`flow/run.sh`:
```
#!/bin/bash
# the make line also repeats each setting of config.mk as NAME=value (left out here)
make -C /OpenROAD-flow-scripts/flow DESIGN_CONFIG=/design/flow/config.mk WORK_HOME=/design/flow/orfs CLKGATE_MAP_FILE= finish
```
`flow/config.mk`:
```
export PLATFORM = sky130hd
export DESIGN_NAME = cordic_sin_cos
export DESIGN_NICKNAME = cordic_sin_cos
export VERILOG_FILES = /design/flow/design.v
export SDC_FILE = /design/flow/constraint.sdc
export NUM_CORES = 4
export LEC_CHECK = 0
export CAP_MARGIN = 20
export CORE_ASPECT_RATIO = 1.36
export CORE_MARGIN = 2
export CORE_UTILIZATION = 64
export GPL_TIMING_DRIVEN = 1
export SLEW_MARGIN = 20
export TNS_END_PERCENT = 100
```
`flow/constraint.sdc`:
```
create_clock -name core_clock -period 52.7 [get_ports {clk}]
set_input_delay 10.5400 -clock core_clock [delete_from_list [all_inputs] [get_ports {clk}]]
set_output_delay 10.5400 -clock core_clock [all_outputs]
set_load 0.01 [all_outputs]
```
`flow/design.v`:
```
`timescale 1ns / 1ps
module get_conv_target_angle(
input signed [19:0] target_angle,
output reg signed [19:0] target_angle_conv,
output reg [2:0] quadrant_loc
    );
  always@(*)
    begin
        if ((target_angle >{16'd90,4'd0}) && (target_angle <= {16'd180,4'd0})) target_angle_conv = target_angle - {16'd90,4'd0};
        else if ((target_angle >{16'd180,4'd0}) && (target_angle <= {16'd270,4'd0})) target_angle_conv = target_angle - {16'd180,4'd0};
        else if ((target_angle > {16'd270,4'd0}) && (target_angle <= {16'd360,4'd0})) target_angle_conv = target_angle - {16'd360,4'd0};
        else target_angle_conv = target_angle;
    end 
  always@(*)
    begin
        if ((target_angle >{16'd90,4'd0}) && (target_angle <= {16'd180,4'd0})) quadrant_loc = 3'd2;
        else if ((target_angle >{16'd180,4'd0}) && (target_angle <= {16'd270,4'd0})) quadrant_loc = 3'd3;
        else if ((target_angle > {16'd270,4'd0}) && (target_angle <= {16'd360,4'd0})) quadrant_loc = 3'd4;
        else quadrant_loc = 3'd1;
    end    
endmodule
`timescale 1ns / 1ps
module output_mapping(
input signed [19:0] x, 
input signed [19:0] y,
input [2:0] quadrant_loc,
output reg signed [19:0] x_res,
output reg signed [19:0] y_res
    );
always@(*)
    begin
        if (quadrant_loc == 3'd2) x_res = -y;
        else if (quadrant_loc == 3'd3) x_res = -x;
        else  x_res = x; 
    end
 always@(*)
   begin
     if (quadrant_loc == 3'd2)       y_res = x;
     else if (quadrant_loc == 3'd3)  y_res = -y;
     else                            y_res = y; 
   end
endmodule
`timescale 1ns / 1ps
module cordic_sin_cos(clk,rst,target_angle,x_res,y_res);
 input clk,rst;   
 input signed [19:0] target_angle;    
 output reg signed [19:0] x_res;  
 output reg signed [19:0] y_res;  
 wire signed [19:0] x_res_comb;  
 wire signed [19:0] y_res_comb;  
 reg signed [19:0] x [9:0];   
 reg signed [19:0] y [9:0];   
 wire signed[19:0] arc_tan [8:0];   
 reg  signed[19:0] z[8:0];   
 reg  d[8:0];  
 wire signed [19:0] target_angle_conv;   
 wire [2:0] quadrant_loc;  
 assign arc_tan[0] = {{6{1'b0}},10'b0000101101,4'b0000};    
 assign arc_tan[1] = {{6{1'b0}},10'b0000011010,4'b1001};    
 assign arc_tan[2] = {{6{1'b0}},10'b0000001110,4'b0000};    
 assign arc_tan[3] = {{6{1'b0}},10'b0000000111,4'b0010};    
 assign arc_tan[4] = {{6{1'b0}},10'b0000000011,4'b1001};    
 assign arc_tan[5] = {{6{1'b0}},10'b0000000001,4'b1100};    
 assign arc_tan[6] = {{6{1'b0}},10'b0000000000,4'b1110};    
 assign arc_tan[7] = {{6{1'b0}},10'b0000000000,4'b0111};    
 assign arc_tan[8] = {{6{1'b0}},10'b0000000000,4'b0011};    
 get_conv_target_angle conv_angle(.target_angle(target_angle),.target_angle_conv(target_angle_conv),.quadrant_loc(quadrant_loc));
 output_mapping out_map(.x(x[9][19:0]),.y(y[9][19:0]),.quadrant_loc(quadrant_loc),.x_res(x_res_comb),.y_res(y_res_comb));
 always@(posedge clk)
  begin
    if (rst == 0)
       begin
         x_res [19:0]     <= 20'b0;
         y_res [19:0]     <= 20'b0;  
       end 
    else 
       begin
         x_res [19:0] <= x_res_comb;
         y_res [19:0] <= y_res_comb;
       end
  end
 always@(*)
   begin
      x[0] = 20'b00001001101101110001;  
      y[0] = 20'b00000000000000000000;  
      z[0] = target_angle_conv;  
      d[0] = (z[0][19] == 0) ? 1 : 0;   
   end
 always@(*)
   begin
     x[1] = (d[0] == 1) ? (x[0] - y[0]) : (x[0]+y[0]);
     y[1] = (d[0] == 1) ? (y[0] + x[0]) : (y[0]-x[0]);
     z[1] = (d[0] == 1) ? (z[0] - arc_tan[0]) : (z[0]+arc_tan[0]);
     d[1] = (z[1][19] == 0) ? 1 : 0;
     x[2] = (d[1] == 1) ? (x[1] - (y[1]>>>1)) : (x[1]+(y[1]>>>1));
     y[2] = (d[1] == 1) ? (y[1] + (x[1]>>>1)) : (y[1]-(x[1]>>>1));
     z[2] = (d[1] == 1) ? (z[1] - arc_tan[1]) : (z[1]+arc_tan[1]);
     d[2] = (z[2][19] == 0) ? 1 : 0;   
     x[3] = (d[2] == 1) ? (x[2] - (y[2]>>>2)) : (x[2]+(y[2]>>>2));
     y[3] = (d[2] == 1) ? (y[2] + (x[2]>>>2)) : (y[2]-(x[2]>>>2));
     z[3] = (d[2] == 1) ? (z[2] - arc_tan[2]) : (z[2]+arc_tan[2]);
     d[3] = (z[3][19] == 0) ? 1 : 0; 
     x[4] = (d[3] == 1) ? (x[3] - (y[3]>>>3)) : (x[3]+(y[3]>>>3));
     y[4] = (d[3] == 1) ? (y[3] + (x[3]>>>3)) : (y[3]-(x[3]>>>3));
     z[4] = (d[3] == 1) ? (z[3] - arc_tan[3]) : (z[3]+arc_tan[3]);
     d[4] = (z[4][19] == 0) ? 1 : 0; 
     x[5] = (d[4] == 1) ? (x[4] - (y[4]>>>4)) : (x[4]+(y[4]>>>4));
     y[5] = (d[4] == 1) ? (y[4] + (x[4]>>>4)) : (y[4]-(x[4]>>>4));
     z[5] = (d[4] == 1) ? (z[4] - arc_tan[4]) : (z[4]+arc_tan[4]);
     d[5] = (z[5][19] == 0) ? 1 : 0; 
     x[6] = (d[5] == 1) ? (x[5] - (y[5]>>>5)) : (x[5]+(y[5]>>>5));
     y[6] = (d[5] == 1) ? (y[5] + (x[5]>>>5)) : (y[5]-(x[5]>>>5));
     z[6] = (d[5] == 1) ? (z[5] - arc_tan[5]) : (z[5]+arc_tan[5]);
     d[6] = (z[6][19] == 0) ? 1 : 0; 
     x[7] = (d[6] == 1) ? (x[6] - (y[6]>>>6)) : (x[6]+(y[6]>>>6));
     y[7] = (d[6] == 1) ? (y[6] + (x[6]>>>6)) : (y[6]-(x[6]>>>6));
     z[7] = (d[6] == 1) ? (z[6] - arc_tan[6]) : (z[6]+arc_tan[6]);
     d[7] = (z[7][19] == 0) ? 1 : 0; 
     x[8] = (d[7] == 1) ? (x[7] - (y[7]>>>7)) : (x[7]+(y[7]>>>7));
     y[8] = (d[7] == 1) ? (y[7] + (x[7]>>>7)) : (y[7]-(x[7]>>>7));
     z[8] = (d[7] == 1) ? (z[7] - arc_tan[7]) : (z[7]+arc_tan[7]);
     d[8] = (z[8][19] == 0) ? 1 : 0; 
     x[9] = (d[8] == 1) ? (x[8] - (y[8]>>>8)) : (x[8]+(y[8]>>>8));
     y[9] = (d[8] == 1) ? (y[8] + (x[8]>>>8)) : (y[8]-(x[8]>>>8));
     z[9] = (d[8] == 1) ? (z[8] - arc_tan[8]) : (z[8]+arc_tan[8]);
     d[9] = (z[9][19] == 0) ? 1 : 0; 
   end
endmodule
```
==> impl_metrics.yaml, run 1 <==
# synthesis and place-and-route metrics
cts:
  cts_buffer_depth: 2
  cts_hold_buf: 0
  cts_made_buffers: 5
  clk_pin_slew_worst_paths_ps: 60
  post-cts-setup-buffers: 0
  ctsHtreeMaxLevel: 2
  cts_sinks: 40
  cts-resized-gates: 0
  cts_tree: "yes"
  root_buffer: "clkbuf_16"
setup_path:
  path_depth: 138
  required_ps: 52920
  cpMostUsedCell: "a21oi_1"
  critPathLaunchType: "input port"
  end_kind: "register"
  cp_slowest_cell: "and2_1"
  path_buffers: 15
  cp.arrival_ps: 42550
  endpoint: "x_res[19]$_SDFF_PN0_"
  critical_path.startpoint: "target_angle[7]"
  timing.setup.critical_path_class: "input port to register"
  slowest_delay_ps: 690
  critPathTopFamily: "AND-OR/OR-AND gates"
  critPathMaxFanout: 44
final_timing:
  fin_crit_sh_pct: 80.3
  final_max_slew_viol_count: 0
  fin_setup_tns_ps: 0
  min_period_ps: 42330
  slew-limit-headroom_pct: 27.0
  hold_viol: 0
  rsz0062_at_grt: "false"
  tightest_slew_ps: 1090
  setup_viol: 0
  fmax_mhz: 23.6
floorplan:
  fp.dieArea_sq_um: 36800
  fp_util_pct: 64.6
  io_pins: 62
  coreArea_sq_um: 34900
  die_w_microns: 165
  die_h_microns: 223
  num_rows: 80
routing:
  vias: 22900
  route.detailed.drc: 0
  vias_per_cell: 6.36
  ant_nets: 0
  wl_per_cell_microns: 19.0
  routed_wl_microns: 68400
  first_pass_iters: 8
  diodes: 0
  drt_iter0_drc: 1488
placement:
  gp_congestion: 1.01
  port_buffers: 61
  dp_hpwl_microns: 57000
  dpl.cell_count: 3583
  dpl_cell_area_sq_um: 23600
global_route:
  grt_remaining_overflow: 0
  grt_use_total_pct: 36.2
  grt_first_pass_wirelength_microns: 109000
  grt_start_max_net_pins: 45
  antenna_found_initial: 0
  grt_pass1_vias: 22300
synthesis:
  async_flop_share_pct: 0
  ff_type: "dfxtp_1"
  yosysWarnings: 11
  yosys-top-cells-count: "ha_1 (408), xnor2_1 (324), a21oi_1 (288)"
  synth_top_cell_by_count: "ha_1"
  netlist_area_sq_um: 22600
  ys_top_cells_by_area: "ha_1 (23%), xnor2_1 (13%), a21oi_1 (6.4%)"
  ys.flops: 40
  synth_nets: 3562
  logic_family: "AND-OR/OR-AND gates"
  simple_gate_area_share_pct: 19.5
  compound_area_share_pct: 28.2
  xor_share_pct: 18.5
  edf_count: 0
  ys_cells: 3113
  synth.area.mux_share_pct: 1.41
  top_cell_area_share_pct: 22.6
  yosys_area_sq_um: 22600
  ys_types: 97
  avgSynthCellArea_sq_um: 7.25
  synth_top_cell_by_area: "ha_1"
  fa_ha_area_share_pct: 24.3
  synthCells: 3113
  yosys.stat.seqShare_pct: 3.55
job:
  maxCapViolations: 0
  openroad.warnings: 51
worst_hold_path:
  hp-start: "rst"
  holdCritPathClass: "input port to register"
  holdPathEnd: "y_res[3]$_SDFF_PN0_"
  holdPathStages: 4
final_layout:
  final_util_pct: 68.2
  regArea_sq_um: 801
  syn_to_final_growth_pct: 5.59
  logic_area_sq_um: 20800
  layout.nets: 3588
  final_cell_area_sq_um: 23800
  num-fill-cells: 3174
  stdcell_count: 3591
outcome:
  status: "complete, no violations"
==> layout make-up <==
cell class                 count  area share, %
clock inverter                 2          0.163
timing repair buffer          74           2.97
sequential                    40           3.36
clock buffer                   6          0.583
inverter                     215           3.39
multi-input combinational   2803           87.2
tap                          451           2.37
==> per-layer routing <==
| layer | wire length [microns] | GRT usage [%] | share of wire (%) |
|---|---|---|---|
| met4 | 5290 | 24.6 | 7.7 |
| met3 | 2940 | 4.72 | 4.3 |
| met5 | 0 | 0 | 0 |
| met2 | 33800 | 65.2 | 49 |
| met1 | 26400 | 38.6 | 39 |
==> per-stage QoR <==
step                      setup slack (ps)  hold slack (ps)
final                                10370            11110
after floorplan                      14940            10780
after global placement               12030            11280
after detailed placement             10550            11270
after CTS                            10760            11100
after global routing                  7230            11160
==> run 2: changes to the inputs <==
Settings changed: CORE_ASPECT_RATIO 1.36 to unset, CORE_UTILIZATION 64 to 40, GPL_TIMING_DRIVEN 1 to unset, SETUP_SLACK_MARGIN set to 5.0, TNS_END_PERCENT 100 to unset.
Clock period 52.7 ns to 33.7 ns, I/O delays scaled along.
==> impl_metrics.yaml, run 2 <==
# synthesis and place-and-route metrics
outcome:
  status: "complete, no violations"
placement:
  dpl.cell_count: 3898
  gp_congestion: 0.915
  port_buffers: 61
  dp_hpwl_microns: 54800
  dpl_cell_area_sq_um: 24700
routing:
  drt_iter0_drc: 1530
  wl_met3_microns: 2450
  ant_nets: 0
  routed.top_layer: "met4"
  first_pass_iters: 7
  vias_per_cell: 5.65
  vias: 24600
  route.detailed.drc: 0
  routed_wl_microns: 78200
  wl_per_cell_microns: 18.0
  met2_length_microns: 39300
  diodes: 0
  met1Wirelength_microns: 33700
job:
  openroad.warnings: 51
  maxCapViolations: 0
floorplan:
  io_pins: 62
  num_rows: 87
  die_w_microns: 242
  fp.dieArea_sq_um: 58300
  die_h_microns: 242
  coreArea_sq_um: 56100
  fp_util_pct: 40.3
cts:
  ctsHtreeMaxLevel: 2
  cts_buffer_depth: 2
  cts_tree: "yes"
  cts_hold_buf: 0
  cts_sinks: 40
  clk_pin_slew_worst_paths_ps: 50
  root_buffer: "clkbuf_16"
  cts_made_buffers: 5
final_timing:
  fin_crit_sh_pct: 86.0
  fmax_mhz: 34.5
  hold_viol: 0
  rsz0062_at_grt: "true"
  slew-limit-headroom_pct: 35.8
  tightest_slew_ps: 954
  min_period_ps: 28980
  fin_setup_tns_ps: 0
  final_max_slew_viol_count: 0
  setup_viol: 0
synthesis:
  compound_area_share_pct: 28.2
  synth_top_cell_by_area: "ha_1"
  edf_count: 0
  yosys.stat.seqShare_pct: 3.55
  async_flop_share_pct: 0
  synth_nets: 3562
  simple_gate_area_share_pct: 19.5
  netlist_area_sq_um: 22600
  yosys_area_sq_um: 22600
  logic_family: "AND-OR/OR-AND gates"
  ys.flops: 40
  yosysWarnings: 11
  ff_type: "dfxtp_1"
  yosys-top-cells-count: "ha_1 (408), xnor2_1 (324), a21oi_1 (288)"
  xor_share_pct: 18.5
  synth_top_cell_by_count: "ha_1"
  synth.area.mux_share_pct: 1.41
  ys_cells: 3113
  top_cell_area_share_pct: 22.6
  ys_top_cells_by_area: "ha_1 (23%), xnor2_1 (13%), a21oi_1 (6.4%)"
  ys_types: 97
  synthCells: 3113
  avgSynthCellArea_sq_um: 7.25
  fa_ha_area_share_pct: 24.3
final_layout:
  stdcell_count: 4353
  num-fill-cells: 4786
  syn_to_final_growth_pct: 46.5
  regArea_sq_um: 801
  layout.nets: 4046
  final_cell_area_sq_um: 33100
  logic_area_sq_um: 25700
setup_path:
  endpoint: "x_res[18]$_SDFF_PN0_"
  cpMostUsedCell: "a21oi_2"
  required_ps: 33870
  timing.setup.critical_path_class: "input port to register"
  critical_path.startpoint: "target_angle[2]"
  critPathMaxFanout: 5
  end_kind: "register"
  cp.arrival_ps: 29150
  path_depth: 130
  critPathLaunchType: "input port"
  path_buffers: 18
  critPathTopFamily: "AND-OR/OR-AND gates"
  cp_slowest_cell: "or4_4"
  slowest_delay_ps: 550
global_route:
  grt_use_total_pct: 23.3
  antenna_found_initial: 0
  grt_pass1_vias: 22900
  grt_first_pass_wirelength_microns: 115000
  grt_remaining_overflow: 0
  grt_start_max_net_pins: 44
worst_hold_path:
  holdPathStages: 3
  holdPathEnd: "x_res[16]$_SDFF_PN0_"
  hp-start: "rst"
  holdCritPathClass: "input port to register"
[run 2: repair_timing]
action	in CTS	in global routing
gates cloned	5	2
buffers inserted	245	196
pin swaps	297	429
endpoints found under the setup margin	39	33
resized	541	488
[run 2: routing by layer]
metal	global-route usage, %	up-vias
met2	42.6	607
met1	29.8	11600
met5	0	-
li1	-	12200
met4	5.81	0
met3	0.977	195
[run 2: cell type report]
cell class,count,area share [%]
repair buffers,530,13.8
multi-input cells,2804,77.9
repair inverters,1,0.0189
clock buffers,5,0.378
inverters,215,2.66
flip-flops and latches,40,2.42
clock inverters,2,0.0378
well taps,756,2.86
[run 2: metrics by stage]
| step | worst slack (ps) | util, % | hold slack (ps) |
|---|---|---|---|
| final | 4720 | 59.0 | 7330 |
| after global routing | 3660 | 59.0 | 7360 |
| after CTS | 5000 | 52.5 | 7320 |
| after detailed placement | 482 | 44.1 | 7480 |
| after global placement | 648 | 44.1 | 7480 |
| after floorplan | 4980 | - | 6980 |
==> run 3: changes to the inputs <==
Settings changed: CORE_ASPECT_RATIO set to 0.5, CORE_UTILIZATION 40 to 65, CTS_CLUSTER_DIAMETER set to 147, CTS_CLUSTER_SIZE set to 100, HOLD_SLACK_MARGIN set to 0.28, SETUP_SLACK_MARGIN 5.0 to unset, TNS_END_PERCENT set to 10.
Clock period 33.7 ns to 35.0 ns, I/O delays scaled along.
==> impl_metrics.yaml, run 3 <==
# synthesis and place-and-route metrics
floorplan:
  fp_util_pct: 65.7
  io_pins: 62
  die_w_microns: 268
  die_h_microns: 136
  fp.dieArea_sq_um: 36300
  num_rows: 48
  coreArea_sq_um: 34400
final_layout:
  regArea_sq_um: 801
  final_cell_area_sq_um: 24400
  layout.nets: 3619
  stdcell_count: 3646
  num-fill-cells: 2989
  syn_to_final_growth_pct: 7.97
  logic_area_sq_um: 21000
  final_util_pct: 70.9
setup_path:
  path_buffers: 12
  critPathMaxFanout: 16
  required_ps: 35220
  end_kind: "register"
  cp.arrival_ps: 33440
  critPathLaunchType: "input port"
  slowest_delay_ps: 680
  timing.setup.critical_path_class: "input port to register"
  critical_path.startpoint: "target_angle[1]"
  cpMostUsedCell: "a21oi_1"
  endpoint: "x_res[19]$_SDFF_PN0_"
  path_depth: 116
  cp_slowest_cell: "or4b_2"
  critPathTopFamily: "AND-OR/OR-AND gates"
synthesis:
  avgSynthCellArea_sq_um: 7.25
  compound_area_share_pct: 28.2
  synth_nets: 3562
  edf_count: 0
  synthCells: 3113
  ff_type: "dfxtp_1"
  yosys.stat.seqShare_pct: 3.55
  fa_ha_area_share_pct: 24.3
  synth.area.mux_share_pct: 1.41
  logic_family: "AND-OR/OR-AND gates"
  yosys_area_sq_um: 22600
  top_cell_area_share_pct: 22.6
  synth_top_cell_by_area: "ha_1"
  yosysWarnings: 11
  async_flop_share_pct: 0
  netlist_area_sq_um: 22600
  ys_types: 97
  ys_cells: 3113
  yosys-top-cells-count: "ha_1 (408), xnor2_1 (324), a21oi_1 (288)"
  simple_gate_area_share_pct: 19.5
  xor_share_pct: 18.5
  ys_top_cells_by_area: "ha_1 (23%), xnor2_1 (13%), a21oi_1 (6.4%)"
  ys.flops: 40
  synth_top_cell_by_count: "ha_1"
cts:
  cts_made_buffers: 5
  cts_hold_buf: 0
  clk_pin_slew_worst_paths_ps: 60
  cts_sinks: 40
  cts_tree: "yes"
  ctsHtreeMaxLevel: 2
  cts_buffer_depth: 2
  root_buffer: "clkbuf_16"
final_timing:
  slew-limit-headroom_pct: 30.6
  hold_viol: 0
  tightest_slew_ps: 1040
  fmax_mhz: 30.1
  fin_setup_tns_ps: 0
  min_period_ps: 33220
  fin_crit_sh_pct: 94.9
  final_max_slew_viol_count: 0
  setup_viol: 0
placement:
  port_buffers: 61
  dpl.cell_count: 3614
  dp_hpwl_microns: 53700
  dpl_cell_area_sq_um: 23700
  gp_congestion: 0.986
routing:
  route.detailed.drc: 0
  wl_per_cell_microns: 17.6
  vias_per_cell: 6.23
  ant_nets: 0
  drt_iter0_drc: 2128
  vias: 22700
  diodes: 0
  first_pass_iters: 7
  routed_wl_microns: 64300
outcome:
  status: "complete, no violations"
global_route:
  grt_use_total_pct: 34.0
  grt_pass1_vias: 20300
  antenna_found_initial: 0
  grt_remaining_overflow: 0
  grt_start_max_net_pins: 44
  grt_first_pass_wirelength_microns: 102000
worst_hold_path:
  holdPathStages: 3
  holdPathEnd: "x_res[16]$_SDFF_PN0_"
  hp-start: "rst"
  holdCritPathClass: "input port to register"
job:
  openroad.warnings: 51
  maxCapViolations: 0
## run 3: metrics by stage
stage	worst slack [ps]	hold WS (ps)
floorplan	777	7240
global placement	322	7730
detailed placement	-448	7730
CTS	226	7580
global route	-122	7610
finish	1780	7580
## run 3: cell type report
type | instances | share of cell area, %
tap | 475 | 2.44
inverter | 215 | 3.38
clock buffer | 5 | 0.514
sequential | 40 | 3.29
timing repair buffer | 104 | 4.05
clock inverter | 3 | 0.175
multi-input combinational | 2804 | 86.1
## run 3: routing by layer
metal  GRT usage, %  share of wire [%]  up-vias
li1               -                  -    11300
met1           48.9                 48    10500
met2           54.3                 43      773
met3           4.27                7.7       92
met4           6.55                1.9        0
met5              0                  0        -
## run 3: repair_timing
item,in CTS,in global routing
resized,2,70
cloned,0,1
pin swaps,0,5
setup endpoints to repair,8,35
buffers inserted,0,23
==> run 4: changes to the inputs <==
Settings changed: ABC_AREA set to 1, CORE_ASPECT_RATIO 0.5 to 1.97, CORE_UTILIZATION 65 to 72, CTS_CLUSTER_DIAMETER 147 to 395, HOLD_SLACK_MARGIN 0.28 to unset, PLACE_DENSITY_LB_ADDON set to 0.04, SETUP_SLACK_MARGIN set to 4.18, TNS_END_PERCENT 10 to 5.
Clock period 35.0 ns to 14.2 ns, I/O delays scaled along.
==> impl_metrics.yaml, run 4 <==
# implementation run metrics
synthesis:
  compound_area_share_pct: 18.3
  yosys-top-cells-count: "nand2_1 (622), inv_1 (588), ha_1 (408)"
  fa_ha_area_share_pct: 24.0
  edf_count: 0
  ys_cells: 3584
  ff_type: "dfxtp_1"
  simple_gate_area_share_pct: 25.0
  yosysWarnings: 11
  avgSynthCellArea_sq_um: 6.37
  top_cell_area_share_pct: 22.4
  synth_top_cell_by_count: "nand2_1"
  ys_top_cells_by_area: "ha_1 (22%), xor2_1 (14%), nand2_1 (10%)"
  async_flop_share_pct: 0
  ys_types: 64
  yosys_area_sq_um: 22800
  synth_nets: 4033
  synth.area.mux_share_pct: 0
  xor_share_pct: 18.4
  netlist_area_sq_um: 22800
  yosys.stat.seqShare_pct: 3.51
  synthCells: 3584
  logic_family: "simple AND/OR/NAND/NOR gates"
  ys.flops: 40
  synth_top_cell_by_area: "ha_1"
outcome:
  error: "[ERROR DPL-0038] Utilization greater than 100%, impossible to legalize"
  status: "stopped before the end"
  lastStage: "detailed placement (3_5_place_dp)"
floorplan:
  die_w_microns: 131
  fp.dieArea_sq_um: 33200
  die_h_microns: 254
  io_pins: 62
  coreArea_sq_um: 31300
  fp_util_pct: 72.9
  num_rows: 91
placement:
  port_buffers: 61
  gp_congestion: 1.07
-- run 4: per-stage QoR --
stage	hold WS (ps)	setup TNS, ps	instances	area, sq um
2_1_floorplan	2990	-269650	3584	23300
3_3_place_gp	3580	-330480	5262	33400
==> run 5: changes to the inputs <==
Settings changed: ABC_AREA 1 to unset, CAP_MARGIN 20 to 40, CORE_ASPECT_RATIO 1.97 to unset, CTS_CLUSTER_DIAMETER 395 to unset, CTS_CLUSTER_SIZE 100 to unset, PLACE_DENSITY_LB_ADDON 0.04 to unset, SETUP_SLACK_MARGIN 4.18 to -0.14, SLEW_MARGIN 20 to 35.
Clock period 14.2 ns to 28.8 ns, I/O delays scaled along.
==> impl_metrics.yaml, run 5 <==
# implementation run metrics
outcome:
  error: "[ERROR GRT-0232] Routing congestion too high. Check the congestion heatmap in the GUI."
  status: "stopped before the end"
  lastStage: "global routing (5_1_grt)"
synthesis:
  async_flop_share_pct: 0
  synth.area.mux_share_pct: 1.41
  yosys.stat.seqShare_pct: 3.55
  synth_top_cell_by_area: "ha_1"
  yosys_area_sq_um: 22600
  ys_cells: 3113
  top_cell_area_share_pct: 22.6
  yosysWarnings: 11
  synthCells: 3113
  ys_top_cells_by_area: "ha_1 (23%), xnor2_1 (13%), a21oi_1 (6.4%)"
  ys.flops: 40
  compound_area_share_pct: 28.2
  simple_gate_area_share_pct: 19.5
  ff_type: "dfxtp_1"
  ys_types: 97
  synth_nets: 3562
  logic_family: "AND-OR/OR-AND gates"
  netlist_area_sq_um: 22600
  edf_count: 0
  yosys-top-cells-count: "ha_1 (408), xnor2_1 (324), a21oi_1 (288)"
  xor_share_pct: 18.5
  synth_top_cell_by_count: "ha_1"
  avgSynthCellArea_sq_um: 7.25
  fa_ha_area_share_pct: 24.3
placement:
  dpl.cell_count: 3845
  port_buffers: 61
  gp_congestion: 1.01
  dp_hpwl_microns: 58700
  place_ws_ps: -1570
floorplan:
  coreArea_sq_um: 30700
  num_rows: 64
  fp.dieArea_sq_um: 32800
  fp_util_pct: 73.4
  die_w_microns: 181
  io_pins: 62
  die_h_microns: 181
global_route:
  grt_remaining_overflow: 6132
  grt_use_total_pct: 116
cts:
  root_buffer: "clkbuf_16"
  cts_sinks: 40
  cts_buffer_depth: 2
  cts_made_buffers: 5
  ctsHtreeMaxLevel: 2
[run 5: per-layer routing]
metal / overflow / GRT usage, %
met1: 54 / 93.8
met2: 5125 / 178
met3: 51 / 75.4
met4: 900 / 125
met5: 2 / 25.6
[run 5: timing repair]
item / in CTS
setup buffers: 22
cloned: 0
pin swaps: 38
gates resized: 101
setup endpoints to repair: 21
hold buffers: 0
[run 5: through the flow]
step | area [sq um] | utilization [%] | setup TNS (ps)
2_1_floorplan | 22800 | - | -234
4_1_cts | 26800 | 87.1 | -620
3_5_place_dp | 26100 | 84.8 | -22010
3_3_place_gp | 26100 | 84.8 | -760
==> run 6: changes to the inputs <==
Settings changed: CAP_MARGIN 40 to 20, CTS_CLUSTER_SIZE set to 80, PLACE_DENSITY_LB_ADDON set to 0.0, SETUP_SLACK_MARGIN -0.14 to unset, SLEW_MARGIN 35 to 30, TNS_END_PERCENT 5 to unset.
Clock period 28.8 ns to 27.0 ns, I/O delays scaled along.
==> impl_metrics.yaml, run 6 <==
# implementation run metrics
outcome:
  status: "stopped before the end"
  lastStage: "detailed placement (3_5_place_dp)"
  error: "[ERROR DPL-0038] Utilization greater than 100%, impossible to legalize"
synthesis:
  ys_top_cells_by_area: "ha_1 (23%), xnor2_1 (13%), a21oi_1 (6.4%)"
  yosys_area_sq_um: 22600
  logic_family: "AND-OR/OR-AND gates"
  netlist_area_sq_um: 22600
  async_flop_share_pct: 0
  synth_top_cell_by_area: "ha_1"
  ys_cells: 3113
  avgSynthCellArea_sq_um: 7.25
  edf_count: 0
  synth_nets: 3562
  top_cell_area_share_pct: 22.6
  synth.area.mux_share_pct: 1.41
  compound_area_share_pct: 28.2
  simple_gate_area_share_pct: 19.5
  ff_type: "dfxtp_1"
  xor_share_pct: 18.5
  synthCells: 3113
  ys.flops: 40
  yosys-top-cells-count: "ha_1 (408), xnor2_1 (324), a21oi_1 (288)"
  yosys.stat.seqShare_pct: 3.55
  yosysWarnings: 11
  synth_top_cell_by_count: "ha_1"
  fa_ha_area_share_pct: 24.3
  ys_types: 97
floorplan:
  num_rows: 64
  fp_util_pct: 73.4
  fp.dieArea_sq_um: 32800
  io_pins: 62
  die_w_microns: 181
  coreArea_sq_um: 30700
  die_h_microns: 181
placement:
  port_buffers: 61
  gp_congestion: 0.998
run 6: metrics by stage:
| stage | cell area [sq um] | setup WS (ps) | TNS [ps] | hold slack, ps |
|---|---|---|---|---|
| 2_1_floorplan | 23400 | -349 | -2190 | 5640 |
| 3_3_place_gp | 32200 | -607 | -6080 | 6130 |
==> run 7: changes to the inputs <==
Settings changed: CORE_UTILIZATION 72 to 65, CTS_CLUSTER_DIAMETER set to 389, CTS_CLUSTER_SIZE 80 to unset, HOLD_SLACK_MARGIN set to 0.29, PLACE_DENSITY_LB_ADDON 0.0 to unset, SETUP_SLACK_MARGIN set to -2.0, SLEW_MARGIN 30 to 20, TNS_END_PERCENT set to 5.
==> impl_metrics.yaml, run 7 <==
# implementation run metrics
floorplan:
  io_pins: 62
  fp.dieArea_sq_um: 36200
  coreArea_sq_um: 34400
  num_rows: 68
  fp_util_pct: 65.6
  die_h_microns: 190
  die_w_microns: 190
placement:
  gp_congestion: 0.980
  port_buffers: 61
  dpl_cell_area_sq_um: 32700
  dp_hpwl_microns: 83700
  dpl.cell_count: 4779
synthesis:
  compound_area_share_pct: 28.2
  edf_count: 0
  ys_cells: 3113
  synth.area.mux_share_pct: 1.41
  yosys.stat.seqShare_pct: 3.55
  simple_gate_area_share_pct: 19.5
  xor_share_pct: 18.5
  logic_family: "AND-OR/OR-AND gates"
  synthCells: 3113
  ys_types: 97
  yosys_area_sq_um: 22600
  top_cell_area_share_pct: 22.6
  netlist_area_sq_um: 22600
  synth_top_cell_by_area: "ha_1"
  yosysWarnings: 11
  fa_ha_area_share_pct: 24.3
  synth_top_cell_by_count: "ha_1"
  ys.flops: 40
  synth_nets: 3562
  avgSynthCellArea_sq_um: 7.25
  ff_type: "dfxtp_1"
  async_flop_share_pct: 0
  yosys-top-cells-count: "ha_1 (408), xnor2_1 (324), a21oi_1 (288)"
  ys_top_cells_by_area: "ha_1 (23%), xnor2_1 (13%), a21oi_1 (6.4%)"
outcome:
  lastStage: "clock tree synthesis (4_1_cts)"
  status: "stopped before the end"
  error: "[ERROR DPL-0038] Utilization greater than 100%, impossible to legalize"
## run 7: metrics by stage
stage,util [%],TNS [ps],worst slack (ps)
2_1_floorplan,-,-33340,-1970
3_5_place_dp,95.1,-103060,-3920
3_3_place_gp,95.1,-24610,-1510
==> run 8: changes to the inputs <==
Settings changed: CAP_MARGIN 20 to 40, CORE_UTILIZATION 65 to 68, CTS_CLUSTER_DIAMETER 389 to unset, HOLD_SLACK_MARGIN 0.29 to unset, SETUP_SLACK_MARGIN -2.0 to unset, SLEW_MARGIN 20 to 35, TNS_END_PERCENT 5 to unset.
Clock period 27.0 ns to 29.0 ns, I/O delays scaled along.
==> impl_metrics.yaml, run 8 <==
# synthesis and place-and-route metrics
final_timing:
  setup_viol: 17
  rsz0062_at_grt: "true"
  fin_crit_sh_pct: 104
  whs_ps: 6390
  slew-limit-headroom_pct: 8.65
  tightest_slew_ps: 1360
  hold_viol: 0
  min_period_ps: 30120
  final_max_slew_viol_count: 0
  setup_ws_ps: -1120
  fin_setup_tns_ps: -8310
  fmax_mhz: 33.2
setup_path:
  critical_path.startpoint: "target_angle[9]"
  critPathLaunchType: "input port"
  critPathMaxFanout: 14
  timing.setup.critical_path_class: "input port to register"
  critPathTopFamily: "AND-OR/OR-AND gates"
  required_ps: 29160
  cp.arrival_ps: 30280
  endpoint: "x_res[17]$_SDFF_PN0_"
  path_depth: 125
  cp_slowest_cell: "xnor2_1"
  cpMostUsedCell: "a21oi_2"
  slowest_delay_ps: 680
  end_kind: "register"
  path_buffers: 12
global_route:
  grt_remaining_overflow: 0
  grt_pass1_vias: 23600
  antenna_found_initial: 7
  grt_start_max_net_pins: 44
  grt_use_total_pct: 39.6
  grt_first_pass_wirelength_microns: 113000
worst_hold_path:
  holdPathEnd: "y_res[2]$_SDFF_PN0_"
  holdCritPathClass: "input port to register"
  hp-start: "rst"
  holdPathStages: 4
synthesis:
  fa_ha_area_share_pct: 24.3
  avgSynthCellArea_sq_um: 7.25
  ff_type: "dfxtp_1"
  logic_family: "AND-OR/OR-AND gates"
  synthCells: 3113
  yosys-top-cells-count: "ha_1 (408), xnor2_1 (324), a21oi_1 (288)"
  synth_nets: 3562
  synth_top_cell_by_area: "ha_1"
  compound_area_share_pct: 28.2
  yosys_area_sq_um: 22600
  ys.flops: 40
  synth_top_cell_by_count: "ha_1"
  ys_cells: 3113
  async_flop_share_pct: 0
  top_cell_area_share_pct: 22.6
  simple_gate_area_share_pct: 19.5
  synth.area.mux_share_pct: 1.41
  netlist_area_sq_um: 22600
  yosysWarnings: 11
  yosys.stat.seqShare_pct: 3.55
  edf_count: 0
  xor_share_pct: 18.5
  ys_top_cells_by_area: "ha_1 (23%), xnor2_1 (13%), a21oi_1 (6.4%)"
  ys_types: 97
outcome:
  failed_checks: "setup timing"
  status: "complete, but fails checks"
placement:
  dp_hpwl_microns: 57300
  dpl_cell_area_sq_um: 25900
  port_buffers: 61
  gp_congestion: 1.04
routing:
  drt_iter0_drc: 3218
  ant_nets: 0
  route.detailed.drc: 0
  vias_per_cell: 6.96
  wl_per_cell_microns: 22.7
  vias: 27900
  routed_wl_microns: 90800
  first_pass_iters: 10
final_layout:
  layout.nets: 4002
  final_cell_area_sq_um: 29500
  num-fill-cells: 1469
  syn_to_final_growth_pct: 30.9
floorplan:
  die_h_microns: 186
  fp_util_pct: 69.2
  io_pins: 62
  num_rows: 66
  die_w_microns: 186
  fp.dieArea_sq_um: 34700
  coreArea_sq_um: 32600
cts:
  cts_buffer_depth: 2
  cts_hold_buf: 0
  root_buffer: "clkbuf_16"
  clk_pin_slew_worst_paths_ps: 60
  cts_made_buffers: 5
  cts_tree: "yes"
  ctsHtreeMaxLevel: 2
  cts_sinks: 40
job:
  openroad.warnings: 52
  maxCapViolations: 0
-- run 8: layout make-up --
type	instances	area [sq um]	share of cell area [%]
diodes	5	12.5	0.0424
inverters	215	828	2.81
flip-flops and latches	40	801	2.71
repair buffers	488	4000	13.5
clock buffers	8	146	0.496
multi-input cells	2803	23200	78.5
well taps	442	553	1.87
-- run 8: stage by stage --
| stage | util [%] | setup slack [ps] | std cells |
|---|---|---|---|
| 4_1_cts | 81.7 | 8.71 | 3892 |
| 3_3_place_gp | 79.5 | -308 | 3866 |
| 6_report | 90.5 | -1120 | 4001 |
| 2_1_floorplan | - | 17.9 | 3113 |
| 3_5_place_dp | 79.6 | -1090 | 3866 |
| 5_1_grt | 90.5 | -1970 | 3997 |
-- run 8: what timing repair did --
action / 4_1_cts / 5_1_grt
cloned: 0 / 2
setup endpoints to repair: 15 / 35
pin swaps: 20 / 215
resized: 98 / 484
setup buffers: 18 / 101
-- run 8: metal layers --
layer | up-vias | track usage [%] | share of wire [%]
li1 | 12100 | - | -
met1 | 12800 | 46.4 | 34
met2 | 2139 | 71.8 | 45
met3 | 820 | 4.95 | 11
met4 | 10 | 18.0 | 8.8
met5 | - | 0 | 0.24
==> run 9: changes to the inputs <==
Settings changed: CAP_MARGIN 40 to 20, CORE_UTILIZATION 68 to 58, HOLD_SLACK_MARGIN set to 0.29, SETUP_SLACK_MARGIN set to -2.0, SLEW_MARGIN 35 to 20.
Clock period 29.0 ns to 27.5 ns, I/O delays scaled along.
==> impl_metrics.yaml, run 9 <==
# synthesis and place-and-route metrics
outcome:
  status: "complete, but fails checks"
  failed_checks: "setup timing"
final_layout:
  layout.nets: 4829
  num-fill-cells: 1864
  final_util_pct: 89.5
  logic_area_sq_um: 22000
  regArea_sq_um: 801
  syn_to_final_growth_pct: 52.9
  final_cell_area_sq_um: 34500
final_timing:
  min_period_ps: 30770
  setup_viol: 38
  slew-limit-headroom_pct: 23.1
  whs_ps: 6080
  tightest_slew_ps: 1140
  rsz0062_at_grt: "true"
  fmax_mhz: 32.5
  fin_setup_tns_ps: -78700
  fin_crit_sh_pct: 112
  hold_viol: 0
  final_max_slew_viol_count: 0
  setup_ws_ps: -3270
setup_path:
  timing.setup.critical_path_class: "input port to register"
  slowest_delay_ps: 630
  required_ps: 27680
  path_depth: 127
  cpMostUsedCell: "a21oi_2"
  end_kind: "register"
  endpoint: "x_res[18]$_SDFF_PN0_"
  cp_slowest_cell: "or4b_2"
  path_buffers: 16
  critPathMaxFanout: 8
  critical_path.startpoint: "target_angle[1]"
  critPathLaunchType: "input port"
  critPathTopFamily: "AND-OR/OR-AND gates"
  cp.arrival_ps: 30960
synthesis:
  netlist_area_sq_um: 22600
  yosys-top-cells-count: "ha_1 (408), xnor2_1 (324), a21oi_1 (288)"
  yosys_area_sq_um: 22600
  yosys.stat.seqShare_pct: 3.55
  compound_area_share_pct: 28.2
  yosysWarnings: 11
  synth_top_cell_by_area: "ha_1"
  synth_top_cell_by_count: "ha_1"
  ys_types: 97
  simple_gate_area_share_pct: 19.5
  top_cell_area_share_pct: 22.6
  ff_type: "dfxtp_1"
  synth.area.mux_share_pct: 1.41
  logic_family: "AND-OR/OR-AND gates"
  avgSynthCellArea_sq_um: 7.25
  ys.flops: 40
  fa_ha_area_share_pct: 24.3
  ys_cells: 3113
  edf_count: 0
  xor_share_pct: 18.5
  synth_nets: 3562
  synthCells: 3113
  ys_top_cells_by_area: "ha_1 (23%), xnor2_1 (13%), a21oi_1 (6.4%)"
  async_flop_share_pct: 0
worst_hold_path:
  holdPathEnd: "y_res[3]$_SDFF_PN0_"
  holdCritPathClass: "input port to register"
  holdPathStages: 4
  hp-start: "rst"
routing:
  ant_nets: 0
  first_pass_iters: 12
  met2_length_microns: 46700
  met1Wirelength_microns: 35600
  vias: 31700
  route.detailed.drc: 0
  routed.top_layer: "met5"
  vias_per_cell: 6.46
  wl_met3_microns: 10700
  drt_iter0_drc: 3582
  wl_per_cell_microns: 21.0
  routed_wl_microns: 103000
global_route:
  grt_pass1_vias: 29500
  grt_use_total_pct: 39.4
  antenna_found_initial: 9
  grt_first_pass_wirelength_microns: 135000
  grt_remaining_overflow: 0
  grt_start_max_net_pins: 44
floorplan:
  die_h_microns: 201
  fp.dieArea_sq_um: 40500
  fp_util_pct: 58.5
  coreArea_sq_um: 38600
  num_rows: 72
  io_pins: 62
  die_w_microns: 201
cts:
  root_buffer: "clkbuf_16"
  cts_hold_buf: 0
  cts_made_buffers: 5
  cts_sinks: 40
  clk_pin_slew_worst_paths_ps: 60
  cts_buffer_depth: 2
  ctsHtreeMaxLevel: 2
  cts_tree: "yes"
placement:
  dpl_cell_area_sq_um: 32800
  port_buffers: 61
  place_ws_ps: -2780
  gp_congestion: 0.993
  dp_hpwl_microns: 71000
job:
  openroad.warnings: 52
  maxCapViolations: 0
[run 9: layer usage]
metal	vias up	global-route usage, %
met5	-	0
met4	8	21.3
met3	1091	3.79
met2	2346	74.1
met1	14500	43.3
li1	13800	-
[run 9: final cells by class]
type	instances	share of cell area, %
antenna	4	0.0290
clock buffer	5	0.363
clock inverter	3	0.0544
inverter	215	2.38
multi-input combinational	2804	63.9
sequential	40	2.32
tap	518	1.88
timing repair buffer	1314	29.1
[run 9: repair_timing]
| item | CTS | global route |
|---|---|---|
| setup endpoints to repair | 13 | 32 |
| gates cloned | 0 | 1 |
| buffers inserted | 1 | 42 |
| pin swaps | 3 | 94 |
| endpoints found under the hold margin | 0 | 0 |
| resized | 26 | 297 |
[run 9: stage by stage]
step,instances
global route,4900
CTS,4865
finish,4903
detailed placement,4856
global placement,4856
floorplan,3113
==> run 10: changes to the inputs <==
Settings changed: CORE_UTILIZATION 58 to 72, CTS_CLUSTER_DIAMETER set to 370, CTS_CLUSTER_SIZE set to 80, HOLD_SLACK_MARGIN 0.29 to unset, PLACE_DENSITY_LB_ADDON set to 0.0, SETUP_SLACK_MARGIN -2.0 to unset, SLEW_MARGIN 20 to 30, TNS_END_PERCENT set to 95.
Clock period 27.5 ns to 26.5 ns, I/O delays scaled along.
==> impl_metrics.yaml, run 10 <==
# implementation run metrics
synthesis:
  synth.area.mux_share_pct: 1.41
  ys_types: 97
  logic_family: "AND-OR/OR-AND gates"
  ff_type: "dfxtp_1"
  simple_gate_area_share_pct: 19.5
  top_cell_area_share_pct: 22.6
  async_flop_share_pct: 0
  edf_count: 0
  yosys-top-cells-count: "ha_1 (408), xnor2_1 (324), a21oi_1 (288)"
  synthCells: 3113
  synth_top_cell_by_area: "ha_1"
  avgSynthCellArea_sq_um: 7.25
  ys_cells: 3113
  yosys.stat.seqShare_pct: 3.55
  compound_area_share_pct: 28.2
  yosys_area_sq_um: 22600
  xor_share_pct: 18.5
  yosysWarnings: 11
  synth_top_cell_by_count: "ha_1"
  fa_ha_area_share_pct: 24.3
  netlist_area_sq_um: 22600
  ys_top_cells_by_area: "ha_1 (23%), xnor2_1 (13%), a21oi_1 (6.4%)"
  ys.flops: 40
  synth_nets: 3562
floorplan:
  io_pins: 62
  coreArea_sq_um: 30700
  fp.dieArea_sq_um: 32800
  die_w_microns: 181
  die_h_microns: 181
  num_rows: 64
  fp_util_pct: 73.4
outcome:
  error: "[ERROR DPL-0038] Utilization greater than 100%, impossible to legalize"
  lastStage: "detailed placement (3_5_place_dp)"
  status: "stopped before the end"
placement:
  port_buffers: 61
  gp_congestion: 1.02
-- run 10: through the flow --
| step | instances | instance area [sq um] |
|---|---|---|
| after global placement | 4671 | 32800 |
| after floorplan | 3113 | 23400 |
==> run 11: changes to the inputs <==
Settings changed: CORE_UTILIZATION 72 to 65, CTS_CLUSTER_DIAMETER 370 to unset, CTS_CLUSTER_SIZE 80 to unset, HOLD_SLACK_MARGIN set to 0.29, PLACE_DENSITY_LB_ADDON 0.0 to unset, SETUP_SLACK_MARGIN set to -2.0, SLEW_MARGIN 30 to 25, TNS_END_PERCENT 95 to unset.
Clock period 26.5 ns to 29.7 ns, I/O delays scaled along.
==> impl_metrics.yaml, run 11 <==
# synthesis and place-and-route metrics
floorplan:
  num_rows: 68
  io_pins: 62
  die_h_microns: 190
  fp.dieArea_sq_um: 36200
  fp_util_pct: 65.6
  coreArea_sq_um: 34400
  die_w_microns: 190
global_route:
  grt_start_max_net_pins: 44
  antenna_found_initial: 0
  grt_pass1_vias: 22400
  grt_use_total_pct: 34.8
  grt_first_pass_wirelength_microns: 106000
  grt_remaining_overflow: 0
cts:
  cts_tree: "yes"
  clk_pin_slew_worst_paths_ps: 60
  root_buffer: "clkbuf_16"
  ctsHtreeMaxLevel: 2
  cts_sinks: 40
  cts_made_buffers: 5
  cts_buffer_depth: 2
worst_hold_path:
  holdPathStages: 4
  holdPathEnd: "y_res[3]$_SDFF_PN0_"
  hp-start: "rst"
  holdCritPathClass: "input port to register"
setup_path:
  required_ps: 29860
  critPathMaxFanout: 23
  critPathLaunchType: "input port"
  critPathTopFamily: "AND-OR/OR-AND gates"
  cp.arrival_ps: 30310
  path_depth: 119
  endpoint: "y_res[17]$_SDFF_PN0_"
  slowest_delay_ps: 590
  end_kind: "register"
  critical_path.startpoint: "target_angle[1]"
  cp_slowest_cell: "or4_4"
  timing.setup.critical_path_class: "input port to register"
  path_buffers: 9
final_timing:
  tightest_slew_ps: 946
  fin_crit_sh_pct: 102
  min_period_ps: 30150
  hold_viol: 0
  final_max_slew_viol_count: 0
  fmax_mhz: 33.2
  setup_viol: 11
  slew-limit-headroom_pct: 36.6
  fin_setup_tns_ps: -3030
  whs_ps: 6500
  setup_ws_ps: -453
routing:
  ant_nets: 0
  vias_per_cell: 6.21
  diodes: 0
  route.detailed.drc: 0
  drt_iter0_drc: 1493
  first_pass_iters: 9
  wl_per_cell_microns: 17.5
  routed_wl_microns: 66600
  vias: 23600
job:
  maxCapViolations: 0
  openroad.warnings: 51
synthesis:
  synth_top_cell_by_area: "ha_1"
  synthCells: 3113
  synth_nets: 3562
  fa_ha_area_share_pct: 24.3
  netlist_area_sq_um: 22600
  async_flop_share_pct: 0
  yosysWarnings: 11
  ys.flops: 40
  logic_family: "AND-OR/OR-AND gates"
  yosys.stat.seqShare_pct: 3.55
  edf_count: 0
  ys_types: 97
  simple_gate_area_share_pct: 19.5
  synth.area.mux_share_pct: 1.41
  yosys-top-cells-count: "ha_1 (408), xnor2_1 (324), a21oi_1 (288)"
  xor_share_pct: 18.5
  top_cell_area_share_pct: 22.6
  ff_type: "dfxtp_1"
  synth_top_cell_by_count: "ha_1"
  avgSynthCellArea_sq_um: 7.25
  yosys_area_sq_um: 22600
  ys_cells: 3113
  ys_top_cells_by_area: "ha_1 (23%), xnor2_1 (13%), a21oi_1 (6.4%)"
  compound_area_share_pct: 28.2
placement:
  dpl.cell_count: 3777
  port_buffers: 61
  dp_hpwl_microns: 55500
  gp_congestion: 1.03
  place_ws_ps: -980
outcome:
  failed_checks: "setup timing"
  status: "complete, but fails checks"
final_layout:
  stdcell_count: 3797
  syn_to_final_growth_pct: 13.8
  layout.nets: 3790
==> run 11: through the flow <==
| step | instance area, sq um | utilization, % |
|---|---|---|
| 6_report | 25700 | 74.7 |
| 5_1_grt | 25700 | 74.7 |
| 4_1_cts | 25200 | 73.5 |
| 3_5_place_dp | 25100 | 73.0 |
| 3_3_place_gp | 25100 | 73.0 |
| 2_1_floorplan | 22600 | - |
==> run 11: timing repair <==
action | CTS | global route
hold buffers | 0 | 0
resized | 0 | 92
setup buffers | 0 | 13
endpoints found under the setup margin | 0 | 25
==> run 11: routing by layer <==
metal  GRT usage, %  vias up  wire, microns
li1               -    11700              -
met1           43.5    11000          28700
met2           62.4      764          31700
met3           2.37      180           3310
met4           13.0        0           2920
met5              0        -              0
==> run 11: final cells by class <==
| cell class | count | area (sq um) |
|---|---|---|
| clock buffers | 5 | 125 |
| flip-flops and latches | 40 | 801 |
| multi-input cells | 2805 | 21100 |
| inverters | 215 | 812 |
| well taps | 455 | 569 |
| repair buffers | 274 | 2230 |
| fillers | 2781 | 8700 |
| clock inverters | 3 | 18.8 |
==> run 12: changes to the inputs <==
Settings changed: CORE_UTILIZATION 65 to 60, HOLD_SLACK_MARGIN 0.29 to unset, SETUP_SLACK_MARGIN -2.0 to -0.14, SLEW_MARGIN 25 to 35.
Clock period 29.7 ns to 32.9 ns, I/O delays scaled along.
==> impl_metrics.yaml, run 12 <==
# synthesis and place-and-route metrics
outcome:
  status: "complete, no violations"
synthesis:
  netlist_area_sq_um: 22600
  yosys.stat.seqShare_pct: 3.55
  ys_types: 97
  synth_top_cell_by_area: "ha_1"
  fa_ha_area_share_pct: 24.3
  ys_cells: 3113
  synth_top_cell_by_count: "ha_1"
  yosys-top-cells-count: "ha_1 (408), xnor2_1 (324), a21oi_1 (288)"
  edf_count: 0
  synth_nets: 3562
  compound_area_share_pct: 28.2
  ys.flops: 40
  logic_family: "AND-OR/OR-AND gates"
  yosysWarnings: 11
  synth.area.mux_share_pct: 1.41
  ys_top_cells_by_area: "ha_1 (23%), xnor2_1 (13%), a21oi_1 (6.4%)"
  yosys_area_sq_um: 22600
  xor_share_pct: 18.5
  top_cell_area_share_pct: 22.6
  avgSynthCellArea_sq_um: 7.25
  synthCells: 3113
  ff_type: "dfxtp_1"
  async_flop_share_pct: 0
  simple_gate_area_share_pct: 19.5
cts:
  ctsHtreeMaxLevel: 2
  cts_made_buffers: 5
  cts_buffer_depth: 2
  root_buffer: "clkbuf_16"
  clk_pin_slew_worst_paths_ps: 60
  cts_tree: "yes"
  cts_sinks: 40
routing:
  ant_nets: 0
  route.detailed.drc: 0
  drt_iter0_drc: 1441
  wl_per_cell_microns: 18.4
  diodes: 0
  first_pass_iters: 8
  vias_per_cell: 6.23
  vias: 22800
  routed_wl_microns: 67200
global_route:
  grt_remaining_overflow: 0
  grt_pass1_vias: 21300
  grt_use_total_pct: 32.3
  grt_first_pass_wirelength_microns: 105000
  grt_start_max_net_pins: 44
  antenna_found_initial: 0
floorplan:
  fp_util_pct: 60.5
  coreArea_sq_um: 37300
  num_rows: 71
  die_h_microns: 198
  die_w_microns: 198
  io_pins: 62
  fp.dieArea_sq_um: 39200
setup_path:
  timing.setup.critical_path_class: "input port to register"
  path_depth: 107
  cpMostUsedCell: "ha_1"
  required_ps: 33050
  critPathTopFamily: "AND-OR/OR-AND gates"
  cp.arrival_ps: 31860
  path_buffers: 6
  critical_path.startpoint: "target_angle[0]"
  critPathLaunchType: "input port"
  cp_slowest_cell: "fa_1"
  endpoint: "y_res[18]$_SDFF_PN0_"
  slowest_delay_ps: 610
  critPathMaxFanout: 16
  end_kind: "register"
placement:
  port_buffers: 61
  gp_congestion: 0.969
  dpl.cell_count: 3619
  place_ws_ps: -1340
  dp_hpwl_microns: 55400
final_timing:
  min_period_ps: 31710
  fmax_mhz: 31.5
  setup_viol: 0
  hold_viol: 0
  tightest_slew_ps: 841
  slew-limit-headroom_pct: 43.5
  setup_ws_ps: 1190
  final_max_slew_viol_count: 0
  fin_crit_sh_pct: 96.4
final_layout:
  stdcell_count: 3662
  syn_to_final_growth_pct: 10.4
  layout.nets: 3636
  num-fill-cells: 3347
job:
  maxCapViolations: 0
  openroad.warnings: 51
worst_hold_path:
  holdPathEnd: "y_res[3]$_SDFF_PN0_"
  holdCritPathClass: "input port to register"
  hp-start: "rst"
  holdPathStages: 4
[run 12: layer usage]
layer / GRT usage, % / part of all wire, % / up-vias
met5: 0 / 0 / -
met1: 40.9 / 44 / 10600
met4: 11.1 / 3.6 / 0
met2: 57.2 / 48 / 678
met3: 2.69 / 5.0 / 148
li1: - / - / 11400
[run 12: per-stage QoR]
stage / setup TNS (ps) / hold WS, ps / utilization (%) / area (sq um)
2_1_floorplan: -83.3 / 6820 / - / 22600
3_3_place_gp: -2820 / 7320 / 63.7 / 23800
3_5_place_dp: -10530 / 7310 / 63.7 / 23800
4_1_cts: -216 / 7140 / 64.5 / 24100
5_1_grt: -2220 / 7170 / 66.8 / 24900
6_report: 0 / 7140 / 66.8 / 24900
[run 12: layout make-up]
cell class                      instances  area, sq um  area share (%)
Tap cell                              474          593            2.38
Clock inverter                          3         46.3           0.186
Inverter                              215          827            3.32
Clock buffer                            5          125           0.502
Sequential cell                        40          801            3.21
Timing Repair Buffer                  122         1180            4.73
Multi-Input combinational cell       2803        21300            85.7
[run 12: what timing repair did]
action	CTS	global route
pin swaps	1	19
buffers inserted	6	29
resized	15	136
cloned	0	1
setup endpoints to repair	14	28
hold buffers	0	0
==> run 13: changes to the inputs <==
Settings changed: ABC_AREA set to 1, CAP_MARGIN 20 to 35, CELL_PAD_IN_SITES_DETAIL_PLACEMENT set to 2, CELL_PAD_IN_SITES_GLOBAL_PLACEMENT set to 2, CORE_MARGIN 2 to 8, CTS_CLUSTER_DIAMETER set to 175, CTS_CLUSTER_SIZE set to 79, GPL_ROUTABILITY_DRIVEN set to 0, GPL_TIMING_DRIVEN set to 0, HOLD_SLACK_MARGIN set to 0.2, MAX_ROUTING_LAYER set to met4, MIN_ROUTING_LAYER set to met2, PLACE_DENSITY_LB_ADDON set to 0.21, SETUP_SLACK_MARGIN -0.14 to 0.31, SLEW_MARGIN 35 to 30, TNS_END_PERCENT set to 40.
Clock period 32.9 ns to 44.8 ns, I/O delays scaled along.
==> impl_metrics.yaml, run 13 <==
# implementation run metrics
synthesis:
  async_flop_share_pct: 0
  yosys_area_sq_um: 22800
  synth_top_cell_by_count: "nand2_1"
  ys_types: 64
  synth.area.mux_share_pct: 0
  ys.flops: 40
  netlist_area_sq_um: 22800
  top_cell_area_share_pct: 22.4
  edf_count: 0
  fa_ha_area_share_pct: 24.0
  compound_area_share_pct: 18.3
  ys_top_cells_by_area: "ha_1 (22%), xor2_1 (14%), nand2_1 (10%)"
  yosysWarnings: 11
  avgSynthCellArea_sq_um: 6.37
  ff_type: "dfxtp_1"
  synth_nets: 4033
  synthCells: 3584
  ys_cells: 3584
  logic_family: "simple AND/OR/NAND/NOR gates"
  synth_top_cell_by_area: "ha_1"
  simple_gate_area_share_pct: 25.0
  yosys-top-cells-count: "nand2_1 (622), inv_1 (588), ha_1 (408)"
  xor_share_pct: 18.4
  yosys.stat.seqShare_pct: 3.51
outcome:
  status: "stopped before the end"
  error: "[ERROR FLW-0024] Place density exceeds 1.0 (current PLACE_DENSITY_LB_ADDON =  0.21). Please check if the value of  PLACE_DENSITY_LB_ADDON is between 0 and 0.99."
  lastStage: "global placement without I/O (3_1_place_gp_skip_io)"
floorplan:
  fp_util_pct: 60.7
  coreArea_sq_um: 37600
  die_w_microns: 211
  die_h_microns: 211
  fp.dieArea_sq_um: 44500
  num_rows: 71
==> run 14: changes to the inputs <==
Settings changed: ABC_AREA 1 to unset, CAP_MARGIN 35 to 20, CELL_PAD_IN_SITES_DETAIL_PLACEMENT 2 to unset, CELL_PAD_IN_SITES_GLOBAL_PLACEMENT 2 to 1, CORE_MARGIN 8 to 2, CORE_UTILIZATION 60 to 40, CTS_CLUSTER_DIAMETER 175 to unset, CTS_CLUSTER_SIZE 79 to unset, GPL_ROUTABILITY_DRIVEN 0 to unset, GPL_TIMING_DRIVEN 0 to 1, HOLD_SLACK_MARGIN 0.2 to unset, MAX_ROUTING_LAYER met4 to unset, MIN_ROUTING_LAYER met2 to unset, PLACE_DENSITY_LB_ADDON 0.21 to unset, SETUP_SLACK_MARGIN 0.31 to unset, SLEW_MARGIN 30 to 10, TNS_END_PERCENT 40 to 5.
Clock period 44.8 ns to 35.0 ns, I/O delays scaled along.
==> impl_metrics.yaml, run 14 <==
# synthesis and place-and-route metrics
global_route:
  grt_start_max_net_pins: 44
  grt_use_total_pct: 23.8
  antenna_found_initial: 0
  grt_first_pass_wirelength_microns: 114000
  grt_pass1_vias: 20900
  grt_remaining_overflow: 0
synthesis:
  ys_cells: 3113
  xor_share_pct: 18.5
  yosys-top-cells-count: "ha_1 (408), xnor2_1 (324), a21oi_1 (288)"
  synth_top_cell_by_area: "ha_1"
  yosys.stat.seqShare_pct: 3.55
  async_flop_share_pct: 0
  ff_type: "dfxtp_1"
  synthCells: 3113
  fa_ha_area_share_pct: 24.3
  synth.area.mux_share_pct: 1.41
  synth_nets: 3562
  netlist_area_sq_um: 22600
  simple_gate_area_share_pct: 19.5
  yosys_area_sq_um: 22600
  logic_family: "AND-OR/OR-AND gates"
  edf_count: 0
  avgSynthCellArea_sq_um: 7.25
  compound_area_share_pct: 28.2
  top_cell_area_share_pct: 22.6
  ys.flops: 40
  synth_top_cell_by_count: "ha_1"
  ys_types: 97
  yosysWarnings: 11
  ys_top_cells_by_area: "ha_1 (23%), xnor2_1 (13%), a21oi_1 (6.4%)"
floorplan:
  die_w_microns: 242
  io_pins: 62
  fp.dieArea_sq_um: 58300
  die_h_microns: 242
  coreArea_sq_um: 56100
  num_rows: 87
  fp_util_pct: 40.3
setup_path:
  critPathMaxFanout: 25
  end_kind: "register"
  cpMostUsedCell: "a21oi_1"
  path_buffers: 7
  critPathTopFamily: "AND-OR/OR-AND gates"
  slowest_delay_ps: 630
  cp_slowest_cell: "or4_1"
  critPathLaunchType: "input port"
  critical_path.startpoint: "target_angle[1]"
  timing.setup.critical_path_class: "input port to register"
  cp.arrival_ps: 33380
  endpoint: "x_res[19]$_SDFF_PN0_"
  path_depth: 122
  required_ps: 35210
routing:
  vias: 22200
  route.detailed.drc: 0
  wl_per_cell_microns: 18.7
  first_pass_iters: 7
  drt_iter0_drc: 1365
  ant_nets: 0
  diodes: 0
  vias_per_cell: 5.67
  routed_wl_microns: 73100
cts:
  ctsHtreeMaxLevel: 2
  cts_hold_buf: 0
  cts_made_buffers: 5
  clk_pin_slew_worst_paths_ps: 60
  cts_tree: "yes"
  cts_buffer_depth: 2
  cts_sinks: 40
  root_buffer: "clkbuf_16"
worst_hold_path:
  hp-start: "rst"
  holdCritPathClass: "input port to register"
  holdPathEnd: "y_res[2]$_SDFF_PN0_"
  holdPathStages: 4
job:
  maxCapViolations: 0
  openroad.warnings: 52
final_timing:
  fin_setup_tns_ps: 0
  min_period_ps: 33160
  setup_viol: 0
  slew-limit-headroom_pct: 38.3
  fmax_mhz: 30.2
  setup_ws_ps: 1840
  rsz0062_at_grt: "true"
  fin_crit_sh_pct: 94.8
  tightest_slew_ps: 919
  final_max_slew_viol_count: 0
  hold_viol: 0
placement:
  port_buffers: 61
  gp_congestion: 0.936
  dp_hpwl_microns: 62300
  place_ws_ps: -324
final_layout:
  layout.nets: 3611
  syn_to_final_growth_pct: 9.73
outcome:
  status: "complete, no violations"
==> run 14: cell type report <==
class / count / area [sq um]
clock buffer: 5 / 125
clock inverter: 3 / 18.8
fill: 5885 / 31300
inverter: 215 / 811
multi-input combinational: 2804 / 21100
sequential: 40 / 801
tap: 756 / 946
timing repair buffer: 96 / 913
==> run 14: what timing repair did <==
action	4_1_cts	5_1_grt
endpoints found under the setup margin	2	33
cloned	0	1
resized	1	93
buffers inserted	0	10
pin swaps	0	5
==> run 14: per-stage QoR <==
stage / std cells / hold slack (ps) / area, sq um / util (%)
after floorplan: 3113 / 7240 / 22600 / -
after global placement: 3899 / 7740 / 24100 / 43.0
after detailed placement: 3900 / 7730 / 24100 / 43.0
after CTS: 3908 / 7580 / 24300 / 43.3
after global routing: 3919 / 7630 / 24800 / 44.2
final: 3919 / 7580 / 24800 / 44.2
==> run 14: routing by layer <==
layer  share of wire, %  track usage [%]  vias to the layer above  routed length [microns]
met2                 48             42.2                      392                    35100
met1                 48             32.4                    10400                    34900
li1                   -                -                    11300                        -
met3                2.4            0.644                       59                     1750
met5                  0                0                        -                        0
met4                1.8             4.17                        0                     1340
